run 1:
==> flow/design.v (excerpt) <==
module UART_Top_Module(
input clk,                      
input rst,                      
input [7:0] data_in,            
input wr_en,rd_en,              
input [2:0] address,            
output  [7:0]data_o,            
output  serial_data_out,        
output  n_RTS,                  
output  tx_done,                
input   n_CTS                 
);
Size in the first run: about 430 flip-flops, about 27 I/O pins.
==> flow/config.mk <==
export PLATFORM = sky130hd
export DESIGN_NAME = UART_Top_Module
export DESIGN_NICKNAME = UART_Top_Module
export VERILOG_FILES = /design/flow/design.v
export SDC_FILE = /design/flow/constraint.sdc
export NUM_CORES = 4
export LEC_CHECK = 0
export ABC_AREA = 0
export CAP_MARGIN = 20
export CELL_PAD_IN_SITES_DETAIL_PLACEMENT = 0
export CELL_PAD_IN_SITES_GLOBAL_PLACEMENT = 0
export CORE_MARGIN = 2
export CORE_UTILIZATION = 72
export CTS_CLUSTER_DIAMETER = 378
export CTS_CLUSTER_SIZE = 15
export GPL_TIMING_DRIVEN = 1
export PLACE_DENSITY_LB_ADDON = 0.01
export SETUP_SLACK_MARGIN = 0.62
export SLEW_MARGIN = 20
==> flow/constraint.sdc <==
create_clock -name core_clock -period 2.12 [get_ports {clk}]
set_input_delay 0.4240 -clock core_clock [delete_from_list [all_inputs] [get_ports {clk}]]
set_output_delay 0.4240 -clock core_clock [all_outputs]
set_load 0.01 [all_outputs]
run.sh (not shown) runs the stock make flow with config.mk's settings and CLKGATE_MAP_FILE=.
Run 1: flow complete, layout not clean; failing: negative setup slack
Input changes introduced in run 2 (baseline for comparison: run 1):
- changing CTS_CLUSTER_DIAMETER from 378 to 295
- changing CORE_UTILIZATION from 72 to 65
- removing CTS_CLUSTER_SIZE (formerly 15)
- removing SETUP_SLACK_MARGIN (formerly 0.62)
- changing CORE_MARGIN from 2 to 9
- removing PLACE_DENSITY_LB_ADDON (formerly 0.01)
- changing the clock period (ns, I/O delays scaled along) from 2.12 to 1.46
==> results <==
Run 2 -> stages 100% | layout checks FAIL | negative setup slack
Combined area of the multi-input logic cells, run 1 and run 2, higher one = run 1.
On run 2: detailed route wirelength on metal2 is 810 um lower than what run 1 gave.
Comparing run 2 against run 1, there is no change at all in final-report max-slew violation count.
Comparing run 1 and run 2, the higher combinational share of power was measured on run 1.
NOTE: final worst slack in run 2 falls short of that of run 1
Diff run 1 and run 2: fraction of the core area covered by cells at the end of the flow lower in run 2
Taking run 1 as the reference, in run 2 global-route usage dropped 8.1 points, via count of the first global-routing pass grew by 6.9%.
Wire: run 2 routes less than run 1
diff inputs: run 2 => run 3
- SETUP_SLACK_MARGIN newly set to 0.58
- CORE_UTILIZATION changed from 65 to 72
- CTS_CLUSTER_SIZE newly set to 15
- PLACE_DENSITY_LB_ADDON newly set to 0.01
- CORE_MARGIN changed from 9 to 2
- CTS_CLUSTER_DIAMETER changed from 295 to 28
- the clock period (ns, I/O delays scaled along) changed from 1.46 to 2.12
--- outcome ---
Re chip area estimate from yosys synthesis: no difference whatsoever between run 2 and run 3.
Run 3 never completed; the flow aborted with a tool error in 5_1_grt.
Sequential element share of the synthesized area came out exactly the same in run 3 and run 2.
Die size: run 3 < run 2
Input changes introduced in run 4 (baseline for comparison: run 3):
- removing SETUP_SLACK_MARGIN (formerly 0.58)
- removing ABC_AREA (formerly 0)
- removing GPL_TIMING_DRIVEN (formerly 1)
- removing CELL_PAD_IN_SITES_DETAIL_PLACEMENT (formerly 0)
- removing CTS_CLUSTER_DIAMETER (formerly 28)
- removing CELL_PAD_IN_SITES_GLOBAL_PLACEMENT (formerly 0)
- removing PLACE_DENSITY_LB_ADDON (formerly 0.01)
- removing CTS_CLUSTER_SIZE (formerly 15)
- changing the clock period (ns, I/O delays scaled along) from 2.12 to 2.16
==> comparison <==
Run 3 did not finish; the tool stopped in 5_1_grt with error DPL-0038.
| run 4 | all stages done | FAIL | negative setup slack |
The post-place instance area reported for run 4 is smaller than that of run 3 by 1.4%.
Run 3 → run 4: number of setup buffers added after CTS fell about 60%; number of gates given a new drive strength after cts fell 93.
Comparing run 3 against run 4, there is no change at all in number of synthesized flops with an enable pin.
Detailed placer's ending HPWL of run 4 falls short of that of run 3 by a few percent.
Diff run 3 and run 4: pre-CTS setup slack lower in run 3
Run 4 -> run 3: post-synthesis instance total delta 0, exact match
Post-placement cell count | run 4 below run 3
What run 5 does differently from run 4 at the input level:
- CORE_UTILIZATION now 38, was 72
- the clock period (ns, I/O delays scaled along) now 3.57, was 2.16
--- outcome ---
- Run 5: full flow OK, the timing, design-rule and antenna checks passed
- Delta (run 5 minus run 4): share of power burned in combinational logic -4.2 points; clock skew -4.4 ps; total power -about 40%; total of fill cells in the finished design +about 350%.
- Looking at final setup violation count, run 5 sits 525 lower than run 4 does.
- Compared with run 4, in run 5 detailed-route via count -2,096; sequential share of layout area increased by 3.6 points relative to the old numbers; number of global-route vias before repair moved down; portion of the clock cycle consumed by the worst path in the final layout decreased 34 points.
- Run 5 against run 4; sequential power is down by more than a quarter.
- On register share of total power: run 5 sits above run 4.

---

## lane 1
UART_Top_Module again, from the RTL that the note above started with.
Settings: LEC_CHECK=0, CAP_MARGIN=20, CELL_PAD_IN_SITES_GLOBAL_PLACEMENT=1, CORE_ASPECT_RATIO=1.22, CORE_MARGIN=2, CORE_UTILIZATION=39, CTS_CLUSTER_SIZE=59, GPL_TIMING_DRIVEN=0, MAX_ROUTING_LAYER=met5, SLEW_MARGIN=20; clock period 3.03 ns.
Lane 1 finished every stage and its layout cleared the timing, design-rule and antenna checks.
Setup changes, lane 1 to lane 2
Settings: setting SETUP_SLACK_MARGIN to 0.35 for the first time; removing MAX_ROUTING_LAYER (formerly met5); removing GPL_TIMING_DRIVEN (formerly 0); removing CORE_ASPECT_RATIO (formerly 1.22); changing CORE_UTILIZATION from 39 to 72; removing CELL_PAD_IN_SITES_GLOBAL_PLACEMENT (formerly 1); setting CTS_CLUSTER_DIAMETER to 379 for the first time; removing CTS_CLUSTER_SIZE (formerly 59); changing the clock period (ns, I/O delays scaled along) from 3.03 to 2.87.
Notes after the runs:
No stage failed in lane 2, and the final checks on the layout all came back clean. Re area added between synthesis and finish: lane 1 was higher than lane 2. Lane 2 ends up with a number of placed instances, taps included that is 14% lower than in lane 1. Comparing lane 2 and lane 1, the lower switching part of the total power was measured on lane 2. As far as H-tree depth goes, lane 1 and lane 2 are indistinguishable; the numbers are identical. NOTE: final weighted congestion of routability-driven global placement in lane 2 exceeds that of lane 1. As far as number of buffer and inverter instances along the worst setup path goes, lane 2 and lane 1 are indistinguishable; the numbers are identical. Setup slack: lane 2 more than lane 1. Against lane 1, lane 2 reports a number of iterations in the first detailed-routing pass that is higher. In the flow results for lane 2 and lane 1, the maximum frequency is larger on lane 2.
The following lists how lane 3 was set up differently from lane 2:
Settings: clearing SETUP_SLACK_MARGIN, which used to be 0.35; swapping 20 for 35 in CAP_MARGIN; swapping 379 for 42 in CTS_CLUSTER_DIAMETER.
Notes after the runs:
- Lane 3 completed; timing, DRC and antenna clean
- Cmp lane 3 vs lane 2: post-route clock period utilization higher in lane 3
- The final reports for lane 3 and lane 2 show share of power burned in the clock network higher in the former.
- Diff lane 2 -> lane 3: non-clock buffer count higher, net count reported at finish increased by 31 relative to the old numbers, sequential share of cell area now sits at about the same level.

---

Starting RTL as in the previous note.
export LEC_CHECK = 0
export CAP_MARGIN = 20
export CORE_MARGIN = 2
export CORE_UTILIZATION = 43
export CTS_CLUSTER_SIZE = 55
export GPL_ROUTABILITY_DRIVEN = 0
export GPL_TIMING_DRIVEN = 0
export MIN_ROUTING_LAYER = met2
export SLEW_MARGIN = 20
create_clock -name core_clock -period 4.14 [get_ports {clk}]
The first run finished with design-rule violations left.
Change:
--- a/flow/config.mk
+++ b/flow/config.mk
@@ -10,5 +10,3 @@
-export CORE_UTILIZATION = 43
-export CTS_CLUSTER_SIZE = 55
-export GPL_ROUTABILITY_DRIVEN = 0
-export GPL_TIMING_DRIVEN = 0
-export MIN_ROUTING_LAYER = met2
+export CORE_UTILIZATION = 72
+export PLACE_DENSITY_LB_ADDON = 0.01
+export SETUP_SLACK_MARGIN = 0.62
==> flow/constraint.sdc (replaced) <==
create_clock -name core_clock -period 2.16 [get_ports {clk}]
set_input_delay 0.4320 -clock core_clock [delete_from_list [all_inputs] [get_ports {clk}]]
set_output_delay 0.4320 -clock core_clock [all_outputs]
set_load 0.01 [all_outputs]
After rerunning: Now the flow reached the layout checks and failed them: negative setup slack. Cell count shrinks by 5.5%. Setup slack gets worse by 1200 ps. Global-route usage grows by 10 points. Core utilization grows by 45 points. Critical path depth grows by 1. Power grows by 100%. Wire length grows by 56%. Synthesized area does not change.
Change:
--- a/flow/config.mk
+++ b/flow/config.mk
@@ -7,0 +8 @@
+export ABC_AREA = 1
@@ -11,2 +12,2 @@
-export PLACE_DENSITY_LB_ADDON = 0.01
-export SETUP_SLACK_MARGIN = 0.62
+export CTS_CLUSTER_SIZE = 75
+export SETUP_SLACK_MARGIN = 0.18
Outcome: The changed run finished but failed the layout checks on negative setup slack. Synthesized cell count goes up by about 40%. First-iteration DRC count goes up by about 10%. Sequential power goes down by about 0.4%. Routed wire length goes down by 10%. Die area hardly moves.

---

job 2836:
Starting RTL as in the previous note.
clock: 2.87 ns
lec_check: 0
abc_area: 1
cap_margin: 35
core_margin: 2
core_utilization: 72
cts_cluster_diameter: 42
max_routing_layer: met4
slew_margin: 20
tns_end_percent: 5
Job 2836: no failed stages, no open violations at the end
Modified inputs, job 3543 compared to job 2836
--- a/flow/config.mk
+++ b/flow/config.mk
@@ -7,9 +7,6 @@
 export LEC_CHECK = 0
 export ABC_AREA = 1
-export CAP_MARGIN = 35
+export CAP_MARGIN = 20
 export CORE_MARGIN = 2
 export CORE_UTILIZATION = 72
-export CTS_CLUSTER_DIAMETER = 42
-export MAX_ROUTING_LAYER = met4
 export SLEW_MARGIN = 20
-export TNS_END_PERCENT = 5
==> flow/constraint.sdc <==
create_clock -name core_clock -period 3.18 [get_ports {clk}]
set_input_delay 0.6360 -clock core_clock [delete_from_list [all_inputs] [get_ports {clk}]]
set_output_delay 0.6360 -clock core_clock [all_outputs]
set_load 0.01 [all_outputs]
### Flow results
Changes observed in job 3543 relative to job 2836: post-route cell area decreased 1.8%; average routed wire per standard cell increased 0.46%.
Relative to job 2836, the clock latency on the worst-skew pair of job 3543 is lower by 20 ps.
As of job 3543, wire length of the first global-routing pass had fallen slightly compared to job 2836.
The quantity of I/O buffers inserted on ports was comparable across job 2836 and job 3543.
Diff job 2836 -> job 3543: post-route fraction of the period consumed by the critical path down 2.5 points; placed cell area has decreased.
For the length of the first detailed-routing pass in iterations, job 3543 came in 2 higher than job 2836 did.
Going from job 2836 to job 3543, final wirelength shrank slightly.
--- input diff job 3543..job 4010 ---
--- a/flow/config.mk
+++ b/flow/config.mk
@@ -6,5 +6,4 @@
 export NUM_CORES = 4
 export LEC_CHECK = 0
-export ABC_AREA = 1
 export CAP_MARGIN = 20
 export CORE_MARGIN = 2
==> flow/constraint.sdc <==
create_clock -name core_clock -period 2.18 [get_ports {clk}]
set_input_delay 0.4360 -clock core_clock [delete_from_list [all_inputs] [get_ports {clk}]]
set_output_delay 0.4360 -clock core_clock [all_outputs]
set_load 0.01 [all_outputs]
==> results <==
Both conditions hold for job 3543: the flow ran to the end and the final layout passed the timing, design-rule and antenna checks.
The final report for job 4010 shows a completed flow and a layout that fails verification, specifically setup timing.
Taking job 3543 as the reference point, the pin count of the biggest net entering global routing of job 4010 falls by 84.
In job 4010, the part of the cycle the worst path needs came out 16 points above the value in job 3543.
Summary of the comparison: time the worst path needs with I/O delays and setup is lower in job 4010, relative to job 3543.
Taking job 3543 as the reference, in job 4010 total design power moved up, non-clock buffering overhead in the final layout now larger.
Job 4010 vs job 3543 — global-route usage dropped 1.3 points.
Clock tree buffer count of the final layout, job 4010 and job 3543, higher one = job 3543.
Diff job 3543 -> job 4010 | register-to-register slack | decrease of 420 ps
In job 4010 the number of ordinary inverters in the final layout turned out 100 lower than in job 3543.
In the tables for job 4010 and job 3543, placed cell count reads lower with job 4010.
Cmp job 4010 vs job 3543: instance count of the mapped netlist lower in job 4010
For job 5421, these inputs were changed with respect to job 4010:
--- a/flow/config.mk
+++ b/flow/config.mk
@@ -6,6 +6,8 @@
 export NUM_CORES = 4
 export LEC_CHECK = 0
+export ABC_AREA = 1
 export CAP_MARGIN = 20
 export CORE_MARGIN = 2
 export CORE_UTILIZATION = 72
+export CTS_CLUSTER_SIZE = 72
 export SLEW_MARGIN = 20
==> flow/constraint.sdc <==
create_clock -name core_clock -period 2.01 [get_ports {clk}]
set_input_delay 0.4020 -clock core_clock [delete_from_list [all_inputs] [get_ports {clk}]]
set_output_delay 0.4020 -clock core_clock [all_outputs]
set_load 0.01 [all_outputs]
--- outcome ---
- The layout from job 5421, despite a flow that completed every stage, fails the layout checks, with the failing checks listed as setup timing.
- Job 5421 vs. job 4010: clock buffer count in the final layout picked up an extra about 1.8%, combinational power picked up an extra about 64%, portion of netlist area occupied by mux cells lost 12 points.

---

## v5
The RTL this note starts from:
==> flow/design.v <==
`timescale 1ns / 1ps
module fifo
(
 input we,  
 input re,
 input clk,
 input rst,
 input [7:0] data_in,
 output full,
 output reg [7:0] data_o,
 output  empty
);
integer i;
reg [4:0] pr,pw;
reg [7:0] mem [31:0];
assign empty = (pw == pr);
assign full  = ((pw + 5'd1) == pr);
 always@(posedge clk )
begin
 if(!rst)
  begin
   pr<=5'd1;
   pw<=5'd1;
   for(i=0;i<=31;i=i+1)
    begin
      mem[i]<=8'b0;
    end
  end
else
begin
  if(re&&!empty)
   begin
     data_o<=mem[pr];
     pr<=pr+5'd1;
   end
  if(we&&!full )
   begin
     mem[pw]<=data_in;
     pw<=pw+5'd1;
   end
end
end
endmodule
`timescale 1ns / 1ps
module UART_User_interface(
input [7:0]data_in,
input [2:0]addr,
input wr_en,
input rd_en,
input rst,
input clk,
input fifo_full,
output reg [7:0]AXI_data_out,
output reg [7:0]data_fifo,
output reg fifo_wr_en,
output     [7:0]reg_array0,
output     [7:0]reg_array1,
output     [7:0]reg_array3,
output     [7:0]reg_array4
    );
 reg [7:0] mem [0:7];
assign reg_array0=mem[0];    
assign reg_array1=mem[1];    
assign reg_array3=mem[3];    
assign reg_array4=mem[4];    
always @ (posedge clk) begin
 if (!rst) begin
   mem[0] <= 8'b0;
   mem[1] <= 8'b0;
   mem[2] <= 8'b0;
   mem[3] <= 8'b0;
   mem[4] <= 8'b0;
   mem[5] <= 8'b0;
   mem[6] <= 8'b0;
   mem[7] <= 8'b0;
   AXI_data_out <= 8'b0;
   data_fifo <= 8'b0;
   fifo_wr_en <= 1'b0;
    end
 else begin
   if (wr_en) 
      begin
       mem[addr] <= data_in;
       AXI_data_out <= 0;
         if (addr== 3'b000&& !fifo_full && reg_array3[7] == 0)
         begin                              
            fifo_wr_en <= 1'b1;             
            data_fifo <= data_in;
            mem[5] <= 8'b11111101;
         end 
         else 
         begin
            mem[5]<= 8'b11111111;
            fifo_wr_en <= 1'b0;
            data_fifo <= 8'b0;
         end  
   end	  
   else if (rd_en) begin
	       AXI_data_out <= mem[addr];
	       fifo_wr_en <= 1'b0;
   end
   else begin
	      AXI_data_out <= 0;
	      fifo_wr_en <= 1'b0;
	      mem[5]<= 8'b11111111;
   end	 
 end
end
endmodule
`timescale 1ns / 1ps
module c_div
(
input control,               
input clk_cpu,               
input rst,
input [7:0] tx,              
input [7:0] rate,            
output reg baud_clock,       
output reg baud_tick         
);
reg [15:0] value_rate;
reg  [22:0] int_counter;
reg generate_clk;
always @( posedge clk_cpu)
begin
	if (!rst)
		begin
         value_rate <=16'b0;
		 int_counter <= 0;
	     baud_clock <=1;
         generate_clk <= 0;
         baud_tick <= 0;
		end
    else if (control) begin
         value_rate <= {rate,tx};
         generate_clk <= 1;
         baud_tick <= 0;
    end
    else if (generate_clk) begin
	      if (int_counter == ((value_rate/2)))   
		     begin
		      int_counter <= 0;
		      baud_clock <= ~baud_clock;
		      baud_tick <= ~baud_clock;
		      end
	      else begin
		      int_counter <= int_counter + 1;
		      baud_tick <= 0;
	      end
          end
    else begin
             value_rate <= 16'b0;
		     int_counter <= 0;
	         baud_clock <=1;
	         baud_tick <= 0;
         end
end
endmodule
`timescale 1ns / 1ps
module Process(
    input LCR0,                            
    input LCR1,
    input LCR2,                            
    input LCR3,                            
    input LCR4,                           
    input LCR5,
    input [7:0] data_in,  
    input fifo_empty,                      
    input clk,
    input reset,
    input tx_ready,                       
    output reg  fifo_read,                
    output reg [8:0] data_out,  
    output reg  [3:0] data_length,
    output reg [1:0] num_stop_bit,     
    output reg data_out_active         
    );
 reg  [3:0] data_in_length ;
 reg [7:0] data;
 reg [2:0] state;
 reg [2:0] next_state;
 reg parity;
 parameter  IDLE = 1'b0;
 parameter  data_processing = 1'b1;
always @(posedge clk)
begin
  if (reset==0)  state<= IDLE;
  else           state<= next_state;
end
always @*
 begin
   data_out_active =  0;
   data_out =0;
   num_stop_bit =0;
   data_length =0;
   fifo_read = 0;
   data = 0;
   data_in_length = 0;
   parity = 0;
   next_state = IDLE;
   case (state)
   IDLE:
     begin
    if ( fifo_empty == 0 && tx_ready)   
       begin                            
      fifo_read = 1;                     
     next_state = data_processing ;
       end
 end
data_processing:
    begin
    data_out_active=1;
 case({LCR0,LCR1})               
      2'b00:   begin data_in_length =5; data = {3'b000, data_in[4:0]}; end
      2'b01:   begin data_in_length =6; data = {2'b00,  data_in[5:0]}; end
      2'b10:   begin data_in_length =7; data = {1'b0,   data_in[6:0]}; end
      default: begin data_in_length =8; data = data_in;               end
 endcase
 parity = (^data) ^ LCR5;
     if (LCR3==1)
 begin
      data_length = data_in_length + 4'd1 ;
      data_out = {1'b0,data} | ({8'b0,parity} << data_in_length) ;
     end
 else
      begin
      data_length =  data_in_length;
      data_out = {1'b0,data};
      end
 case (LCR2)                             
 1'b0:    num_stop_bit=2'b01;    
 default: begin
        case({LCR0,LCR1})
        2'b00:   num_stop_bit=2'b10 ;     
        default: num_stop_bit= 2'b11 ;    
        endcase
     end
endcase
    if(!tx_ready)
       next_state=  IDLE;
    else
       next_state=  data_processing ;
    end
 default: begin
    next_state = IDLE;
 end
endcase
 end
endmodule
`timescale 1ns / 1ps
module transmitter(
    input [8:0] data_in,           
    input [1:0] num_stop_bit,
    input reset,
    input [3:0] data_length,            
    input MCR1,                   
    input clk,                   
    input baud_tick,             
    input data_valid ,            
    input n_CTS ,
    output reg  serial_data_out,
    output reg  n_RTS,                       
    output reg  tx_done,          
    output tx_ready              
    );
  reg  [9:0] data;
  reg [13:0] clk_counter;
  reg [3:0] length;
  reg [3:0] bit_counter;  
  reg start_transmit;
  reg tx;
  assign tx_ready = !tx_done;
always @(posedge clk)
 begin
   if (!reset) begin
        data <= 0;
        length <= 0;
        clk_counter <=0;
        bit_counter <= 0;
        n_RTS <= 1;
        tx_done <=0;
        serial_data_out <= 1;
        tx <=1;
       end
   else if (!baud_tick) begin
   end
   else if (data_valid && MCR1 && tx && !n_CTS) begin
         data <= {data_in[8:0],1'b0};      
         length <= data_length;
         bit_counter <= 0;
         tx_done <= 0;
         n_RTS <= 1;    
         tx <=0;
   end 
  else if ( MCR1 && !tx)begin
    n_RTS <= 0;   
    if (bit_counter <= length) begin
       if (clk_counter == 15) begin              
          clk_counter <=  0;                     
          bit_counter <= bit_counter + 1;
          serial_data_out <= data[0];
          data <= {1'b0,data[9:1]};
          end
       else  begin
          serial_data_out <= data[0];
          clk_counter <= clk_counter +1;
        end      
     end
    else begin
     n_RTS <= 0;
        case (num_stop_bit)
      2'b01: begin
           if (clk_counter == 15)begin             
             clk_counter <=  0;
             tx_done <= 1;
             tx<=1;       
             serial_data_out <= 1;
              end
           else  begin
             serial_data_out <=1;
             clk_counter <= clk_counter +1;            
           end
       end
      2'b10:begin                         
           if (clk_counter == 23)begin            
             clk_counter <=  0;
             tx_done <= 1;
             tx<=1;     
             serial_data_out <=1;
              end
           else  begin
             clk_counter <= clk_counter +1;
              serial_data_out <=1;              
              end         
       end
    2'b11:begin
           if (clk_counter == 31)begin             
             clk_counter <=  0;
             tx_done <= 1;
             tx<=1;      
             serial_data_out <=1;
              end
           else  begin
             clk_counter <= clk_counter +1;
             serial_data_out <=1;             
              end         
      end
    default begin
           if (clk_counter == 15)begin             
             clk_counter <=  0;
             tx_done <= 1;
             tx<=1;         
             serial_data_out <=1;
              end
           else  begin
             clk_counter <= clk_counter +1; 
             serial_data_out <=1;            
              end       
     end
     endcase
    end    
 end
 else begin
       data <= 0;
       length <= 0;
       clk_counter <=0;
       bit_counter <= 0;
       n_RTS <= 1;
       tx_done <=0;
       serial_data_out <= 1;
       tx <= 1;
 end 
end
endmodule
`timescale 1ns / 1ps
module UART_Top_Module(
input clk,                      
input rst,                      
input [7:0] data_in,            
input wr_en,rd_en,              
input [2:0] address,            
output  [7:0]data_o,            
output  serial_data_out,        
output  n_RTS,                  
output  tx_done,                
input   n_CTS                 
);
wire b1;
wire [7:0]b2;
wire b3;
wire [7:0]ar0;
wire [7:0]ar1;
wire [7:0]ar3;
wire [7:0]ar4;
wire e1, e2;
wire [8:0]e3;
wire [1:0]e4;
wire [3:0]e5;
wire e6;
wire c1, c3;
wire [7:0]c2;
wire  d1, d2;
assign tx_done = e6;
 UART_User_interface UI1 ( .clk(clk), .rst(rst),
  .wr_en(wr_en), .rd_en(rd_en), .data_in(data_in)
  , .addr(address), .fifo_full(b1),
  .data_fifo(b2), .fifo_wr_en(b3), .AXI_data_out(data_o),
  .reg_array0(ar0), .reg_array1(ar1), .reg_array3(ar3)
  , .reg_array4(ar4)
  );
  fifo F1( .clk(clk), .rst(rst),
  .we(b3), .data_in(b2), .re(c1),
  .full(b1), .data_o(c2), .empty(c3));
  c_div CD1( .rst(rst),
  .clk_cpu(clk), .tx(ar0), .rate(ar1), .control(ar3[7]),
  .baud_clock(d1), .baud_tick(d2));
  Process pr(
  .clk(clk), 
  .reset(rst),
  .data_in(c2), 
  .fifo_empty(c3), 
  .tx_ready(e1),
  .LCR0(ar3[0]), 
  .LCR1(ar3[1]),
  .LCR2(ar3[2]),
  .LCR3(ar3[3]),
  .LCR4(ar3[4]),
  .LCR5(ar3[5]),
  .fifo_read(c1), 
  .data_out_active(e2),
  .data_out(e3), 
  .num_stop_bit(e4),
  .data_length(e5));
  transmitter TX(  .reset(rst),
  .data_valid(e2), .data_in(e3), .num_stop_bit(e4), .data_length(e5), .MCR1(ar4[1]), .clk(clk), .baud_tick(d2),
  .serial_data_out(serial_data_out), .n_RTS(n_RTS), .tx_done(e6),.tx_ready(e1),.n_CTS(n_CTS));
 endmodule
export LEC_CHECK = 0
export ABC_AREA = 0
export CAP_MARGIN = 20
export CELL_PAD_IN_SITES_DETAIL_PLACEMENT = 0
export CELL_PAD_IN_SITES_GLOBAL_PLACEMENT = 0
export CORE_MARGIN = 2
export CORE_UTILIZATION = 66
export CTS_CLUSTER_DIAMETER = 295
export GPL_TIMING_DRIVEN = 1
export PLACE_DENSITY_LB_ADDON = 0.29
export SLEW_MARGIN = 20
create_clock -name core_clock -period 2.39 [get_ports {clk}]
What the final checks of v5 revealed, after a flow that finished every stage, was a layout that fails on setup timing.
### v5 -> v7
Settings: changing CORE_UTILIZATION from 66 to 72; setting SETUP_SLACK_MARGIN to 0.34 for the first time; changing PLACE_DENSITY_LB_ADDON from 0.29 to 0.01; changing the clock period (ns, I/O delays scaled along) from 2.39 to 2.38.
==> results <==
FAIL for each of v5 and v7
v7 finished all stages; layout check result: FAIL, due to setup timing.
Floorplan-stage core utilization in v7 is 5.3 points higher than in v5
v7 — relative contribution of the clock network to total power 1.5 points lower, v5 as reference
Diff v5 -> v7 | die area | decrease of 2600 um2
The inputs of v31 differ from those of v7 as listed below.
Settings: GPL_TIMING_DRIVEN: 1 -> unset; ABC_AREA: 0 -> unset; PLACE_DENSITY_LB_ADDON: 0.01 -> unset; CTS_CLUSTER_DIAMETER: 295 -> unset; CELL_PAD_IN_SITES_GLOBAL_PLACEMENT: 0 -> unset; CORE_UTILIZATION: 72 -> 40; CELL_PAD_IN_SITES_DETAIL_PLACEMENT: 0 -> unset; SETUP_SLACK_MARGIN: 0.34 -> unset; the clock period (ns, I/O delays scaled along): 2.38 -> 3.57.
## What came out
- v31 | stages: all done | timing, DRC, antenna: all pass
- Going from v7 to v31, post-route non-filler standard cell count grows by 9.6%.
- Delta(number of tap cells inserted, v31 - v7) > 0
- Comparing v7 against v31, there is no change at all in DRC violation count after routing.
- When v31 is set beside v7, its clock skew turns out to be 0.0033 ns smaller.
- Measured against v7, the vias after detailed routing of v31 comes out at 0.809 times the reference value.
- Changes observed in v31 relative to v7: time the final worst path needs with I/O delays and setup saw an increase, met3 wirelength from detailed routing went down 5700 um.
--- input diff v31..v58 ---
Settings: changing CORE_UTILIZATION from 40 to 72; setting TNS_END_PERCENT to 10 for the first time; setting PLACE_DENSITY to 0.38 for the first time; setting CTS_CLUSTER_SIZE to 95 for the first time; changing the clock period (ns, I/O delays scaled along) from 3.57 to 2.35.
### Flow results
Complete run, failing final checks: v58, reason setup timing. Going from v31 to v58, number of resized instances in the post-cts repair step has increased; clock power climbed 54%; total die size lower. Diff v31 -> v58: power in sequential cells up about 50%, count of vias placed by the detailed router went up 7.0%. Critical path depth, v31 and v58, higher one = v31. v58 vs v31, worst-path cell with the longest stage delay: sky130_fd_sc_hd__mux4_2 vs sky130_fd_sc_hd__o21ai_0. In terms of clock-cell share of area, v58 and v31 differ only marginally. Relative to v31, the total wire length measured on v58 has increased slightly. v58 vs. v31: first-pass GRT wire length saw a decrease, final hold slack saw a decrease.
The inputs of v3 differ from those of v58 as listed below.
Settings: swapping 0.38 for 0.35 in PLACE_DENSITY; putting SETUP_SLACK_MARGIN at 0.63 where nothing was set; clearing TNS_END_PERCENT, which used to be 10; clearing CTS_CLUSTER_SIZE, which used to be 95; swapping 2.35 for 2.18 in the clock period (ns, I/O delays scaled along).
Notes after the runs:
- Each of v3 and v58 falls short of a clean finish.
- What the final checks of v58 revealed, after a flow that finished every stage, was a layout that fails on setup timing.
- Higher sequential group power goes to v3 over v58.
- v3 vs v58: fmax down by a few percent
- The total power in v3 sits about 11% above the value recorded for v58.
Power figures rest on the tool's default switching activity, not on a simulated workload.
